// Basys3_Abacus_Top
 module Basys3_Abacus_Top(
	 input clk,
	 input rst,
    input btnC,
    input btnR,
    input btnU,
    input [15:0] sw,
     output [6:0] seg,
     output dp,
     output [3:0] an,
     output [15:0] led
 );
wire[15:0] seven_seg_input;
wire[15:0] clock_module_mux_output;
wire[15:0] joiner;
wire [7:0] hours_bcd;
wire [7:0] minutes_bcd;
wire [7:0] seconds_bcd;
wire [7:0] stopwatch_ms_bcd;
wire [7:0] stopwatch_s_bcd;
wire clock_mode;
wire stop_watch_mode;
wire set_time_mode;
wire set_alarm_mode;
wire set_time_inc_mins;
wire set_time_inc_hours;
wire [5:0] raw_value_mins;
wire [5:0] raw_value_hrs;
wire btnC_debounced;
wire btnU_debounced;
wire btnR_debounced;
debounce_button u_btnc(
.clk(clk),
.rst(rst),
.debounce_in(btnC),
.debounce_out(btnC_debounced)
);
debounce_button u_btnu(
.clk(clk),
.rst(rst),
.debounce_in(btnU),
.debounce_out(btnU_debounced)
);
debounce_button u_btnR(
.clk(clk),
.rst(rst),
.debounce_in(btnR),
.debounce_out(btnR_debounced)
);
converter u_mode(
.converter_input({sw[1],sw[0]}),
.converter_output({set_alarm_mode, set_time_mode, stop_watch_mode, clock_mode})
);
alarm u_alarm(
.alarm_mins(sw[9:4]),
.alarm_hours(sw[15:10]),
.mins_value(raw_value_mins),
.hours_value(raw_value_hrs),
.flash(led)
);
count_time u1(
.master_clock(clk),
.rst(rst),
.set_time(set_time_mode),
.increment_hours(set_time_inc_hours),
.increment_minutes(set_time_inc_mins),
.raw_value_mins(raw_value_mins),
.raw_value_hrs(raw_value_hrs),
.hours_bcd(hours_bcd),
.minutes_bcd(minutes_bcd),
.seconds_bcd(seconds_bcd)
);
mux u2(
.selector(btnC),
.group0({hours_bcd[7:0], minutes_bcd[7:0]}),
.group1(seconds_bcd[7:0]),
.group_out(clock_module_mux_output[15:0])
);
stopwatch u3
(
.master_clock(clk),
.rst(rst),
.enable(stop_watch_mode),
.trigger(btnC_debounced),
.reset(btnR_debounced),
.seconds_bcd(stopwatch_s_bcd),
.milliseconds_bcd(stopwatch_ms_bcd)
);
set_time u_set_time(
  ...
Settings: LEC_CHECK=0, ABC_AREA=1, CAP_MARGIN=15, CELL_PAD_IN_SITES_DETAIL_PLACEMENT=1, CORE_ASPECT_RATIO=0.65, CORE_MARGIN=2, CORE_UTILIZATION=55, CTS_CLUSTER_SIZE=31, MAX_ROUTING_LAYER=met4, MIN_ROUTING_LAYER=met2, SETUP_SLACK_MARGIN=0.31, SLEW_MARGIN=20, TNS_END_PERCENT=35; clock period 5.5 ns.
run.sh (not shown) runs the stock make flow with config.mk's settings and CLKGATE_MAP_FILE=.
Edit:
==> flow/config.mk (replaced) <==
export PLATFORM = sky130hd
export DESIGN_NAME = Basys3_Abacus_Top
export DESIGN_NICKNAME = Basys3_Abacus_Top
export VERILOG_FILES = /design/flow/design.v
export SDC_FILE = /design/flow/constraint.sdc
export NUM_CORES = 4
export LEC_CHECK = 0
export CAP_MARGIN = 20
export CORE_MARGIN = 2
export CORE_UTILIZATION = 70
export CTS_CLUSTER_DIAMETER = 29
export SLEW_MARGIN = 20
==> flow/constraint.sdc (replaced) <==
create_clock -name core_clock -period 5.17 [get_ports {clk}]
set_input_delay 1.0340 -clock core_clock [delete_from_list [all_inputs] [get_ports {clk}]]
set_output_delay 1.0340 -clock core_clock [all_outputs]
set_load 0.01 [all_outputs]
With this change the flow finished but failed the layout checks on negative setup slack.
Design area went up by 13%.
Clock power went up by about 90%.
Maximum frequency went down by about 4.6%.
Edit:
--- a/flow/config.mk
+++ b/flow/config.mk
@@ -10,2 +10 @@
-export CORE_UTILIZATION = 70
-export CTS_CLUSTER_DIAMETER = 29
+export CORE_UTILIZATION = 59
==> flow/constraint.sdc (replaced) <==
create_clock -name core_clock -period 6.61 [get_ports {clk}]
set_input_delay 1.3220 -clock core_clock [delete_from_list [all_inputs] [get_ports {clk}]]
set_output_delay 1.3220 -clock core_clock [all_outputs]
set_load 0.01 [all_outputs]
Now the flow produced a clean layout.
Core utilization goes down by 21 points.
Count of clock-buffer cells in the layout goes down by 33.
Sequential power goes down by 22%.
Via count goes down by 12%.
Maximum frequency goes down by 10%.
Non-clock buffer count goes down by 99.
Die size goes up by 18%.
Power goes down by 44%.
Synthesized cell count is unchanged.

---

Starting RTL as in the previous note.
## Basys3_Abacus_Top
 module Basys3_Abacus_Top(
	 input clk,
	 input rst,
    input btnC,
    input btnR,
    input btnU,
    input [15:0] sw,
     output [6:0] seg,
     output dp,
     output [3:0] an,
     output [15:0] led
 );
make LEC_CHECK=0 CAP_MARGIN=20 CORE_MARGIN=2 CORE_UTILIZATION=70 CTS_CLUSTER_SIZE=87 HOLD_SLACK_MARGIN=-0.1 SLEW_MARGIN=20 finish   # period 8.28 ns
Rerun with:
--- a/flow/config.mk
+++ b/flow/config.mk
@@ -9,5 +9,4 @@
 export CORE_MARGIN = 2
-export CORE_UTILIZATION = 70
-export CTS_CLUSTER_SIZE = 87
-export HOLD_SLACK_MARGIN = -0.1
+export CORE_UTILIZATION = 67
+export CTS_CLUSTER_SIZE = 15
 export SLEW_MARGIN = 20
==> flow/constraint.sdc (replaced) <==
create_clock -name core_clock -period 5.25 [get_ports {clk}]
set_input_delay 1.0500 -clock core_clock [delete_from_list [all_inputs] [get_ports {clk}]]
set_output_delay 1.0500 -clock core_clock [all_outputs]
set_load 0.01 [all_outputs]
The new run finished with setup timing left.
Cell count grows by a few percent.
Wire length goes up by a little under a tenth.
Worst setup slack degrades by 2.1 ns.
Non-clock buffer count came out higher by 86.
Sequential share of layout area came out lower by 1.4 points.
Cell area climbs by a few percent.
Maximum frequency increases by about a fifth.
Combinational power climbs by well over a third.
Worst hold slack got worse by 0.0072 ns.
Critical path depth goes down by 2.
Rerun with:
--- a/flow/config.mk
+++ b/flow/config.mk
@@ -9,4 +9,4 @@
 export CORE_MARGIN = 2
-export CORE_UTILIZATION = 67
-export CTS_CLUSTER_SIZE = 15
+export CORE_UTILIZATION = 70
+export CTS_CLUSTER_DIAMETER = 42
 export SLEW_MARGIN = 20
==> flow/constraint.sdc (replaced) <==
create_clock -name core_clock -period 5.11 [get_ports {clk}]
set_input_delay 1.0220 -clock core_clock [delete_from_list [all_inputs] [get_ports {clk}]]
set_output_delay 1.0220 -clock core_clock [all_outputs]
set_load 0.01 [all_outputs]
=> The changed run completed, yet does not pass: setup timing. Power rises by 9.1%. Critical path depth went up by 1. Synthesized cell count stays the same. Wire length goes up by about 5%. Utilization went up by 4.7 points. Final area came out higher by 1.7%. Worst hold slack is better by 0.032 ns. Maximum frequency increases by 1.6%.
Rerun with:
--- a/flow/config.mk
+++ b/flow/config.mk
@@ -9,4 +9,3 @@
 export CORE_MARGIN = 2
-export CORE_UTILIZATION = 70
-export CTS_CLUSTER_DIAMETER = 42
+export CORE_UTILIZATION = 40
 export SLEW_MARGIN = 20
==> flow/constraint.sdc (replaced) <==
create_clock -name core_clock -period 10.0 [get_ports {clk}]
set_input_delay 2.0000 -clock core_clock [delete_from_list [all_inputs] [get_ports {clk}]]
set_output_delay 2.0000 -clock core_clock [all_outputs]
set_load 0.01 [all_outputs]
What happened: With this change the flow produced a clean layout; clock power shrinks by 49%; power falls by 49%; worst setup slack gains 3.8 ns; critical path depth came out higher by 1; count of clock-buffer cells in the layout came out higher by 12; global-route usage falls by 15 points; synthesized cell count does not change.

---

Basys3_Abacus_Top again, from the RTL that the note above started with.
Settings: LEC_CHECK=0, CAP_MARGIN=0, CORE_MARGIN=5, CORE_UTILIZATION=38, PLACE_DENSITY=0.63, SLEW_MARGIN=20; clock period 9.63 ns.
Next try:
Settings changed: CAP_MARGIN 0 to 20, CORE_MARGIN 5 to 2, CORE_UTILIZATION 38 to 58, PLACE_DENSITY 0.63 to not set.
Clock period 9.63 ns to 3.94 ns, I/O delays scaled along.
After rerunning: With this change the flow ran to the end with violations: negative setup slack. Worst setup slack is worse by 4.5 ns. Design area rises by about a fifth. Maximum frequency rises by a quarter to a third. Power rises by well over a third. First-iteration DRC count falls by about a fifth. Non-clock buffer count rises by 355. Wire length rises by roughly a tenth.
Next try:
Settings changed: CORE_UTILIZATION 58 to 40.
Clock period 3.94 ns to 6.61 ns, I/O delays scaled along.
Outcome: The changed run passed the timing, design-rule and antenna checks. Power went down by 39%. Clock skew is about the same. Worst hold slack loses 0.015 ns. Cell count came out lower by about 7%. Register-to-register slack gains 1.7 ns. Setup slack gains 1.7 ns. Sequential power shrinks by 41%. Flip-flop count does not change. Clock-buffer cell count rose by 5.

---

Starting RTL as in the previous note.
make LEC_CHECK=0 ABC_AREA=1 CAP_MARGIN=0 CORE_MARGIN=2 CORE_UTILIZATION=72 CTS_CLUSTER_SIZE=84 PLACE_DENSITY_LB_ADDON=0.14 SETUP_SLACK_MARGIN=-0.08 SLEW_MARGIN=20 finish   # period 4.1 ns
The baseline finished with negative setup slack left.
Change:
CAP_MARGIN = 20   (was 0)
CTS_CLUSTER_SIZE = default   (was 84)
PLACE_DENSITY_LB_ADDON = default   (was 0.14)
SETUP_SLACK_MARGIN = default   (was -0.08)
clock period = 12.4 ns   (was 4.1 ns; I/O delays follow)
Result:
- Now the flow completed with no timing, DRC or antenna violations
- clock power decreases by 69%
- clock skew drops by 0.0054 ns
- global-route usage fell by 1.0 points
- via count goes down by 3.6%
- synthesized cell count is unchanged
Change:
ABC_AREA = default   (was 1)
CORE_UTILIZATION = 59   (was 72)
SETUP_SLACK_MARGIN = -0.8   (was default)
clock period = 8.14 ns   (was 12.4 ns; I/O delays follow)
=> The new run completed without violations; register-to-register slack is worse by 5.5 ns; count of clock-buffer cells in the layout is higher by 2; cell count is lower by 8.4%; synthesized cell count is lower by 10%; power is higher by 57%.
Change:
ABC_AREA = 0   (was default)
CELL_PAD_IN_SITES_DETAIL_PLACEMENT = 2   (was default)
CORE_ASPECT_RATIO = 1.91   (was default)
CORE_MARGIN = 4   (was 2)
CORE_UTILIZATION = 41   (was 59)
CTS_CLUSTER_DIAMETER = 132   (was default)
GPL_TIMING_DRIVEN = 0   (was default)
MAX_ROUTING_LAYER = met5   (was default)
PLACE_DENSITY_LB_ADDON = 0.18   (was default)
SETUP_SLACK_MARGIN = 0.7   (was -0.8)
TNS_END_PERCENT = 50   (was default)
The changed run produced a clean layout.
Utilization goes down by 19 points.
Cell area goes up by 3.1%.
Global-route usage goes up by 8.3 points.
Worst setup slack is worse by 0.70 ns.
Synthesized cell count is unchanged.
Clock skew goes down by 0.011 ns.
Die area goes up by 49%.
Clock power is about the same.
Sequential power barely changes.
Change:
ABC_AREA = default   (was 0)
CAP_MARGIN = 10   (was 20)
CORE_ASPECT_RATIO = default   (was 1.91)
CORE_MARGIN = 6   (was 4)
CORE_UTILIZATION = 18   (was 41)
CTS_CLUSTER_DIAMETER = 251   (was 132)
GPL_TIMING_DRIVEN = default   (was 0)
MAX_ROUTING_LAYER = default   (was met5)
PLACE_DENSITY_LB_ADDON = default   (was 0.18)
SETUP_SLACK_MARGIN = default   (was 0.7)
TNS_END_PERCENT = default   (was 50)
clock period = 7.02 ns   (was 8.14 ns; I/O delays follow)
Result: Combinational power hardly moves; wire length falls by 19%; register-to-register slack is worse by 0.68 ns; sequential share of layout area goes down by 0.70 points; core utilization is lower by 25 points; critical path depth is unchanged.
Power figures rest on the tool's default switching activity, not on a simulated workload.
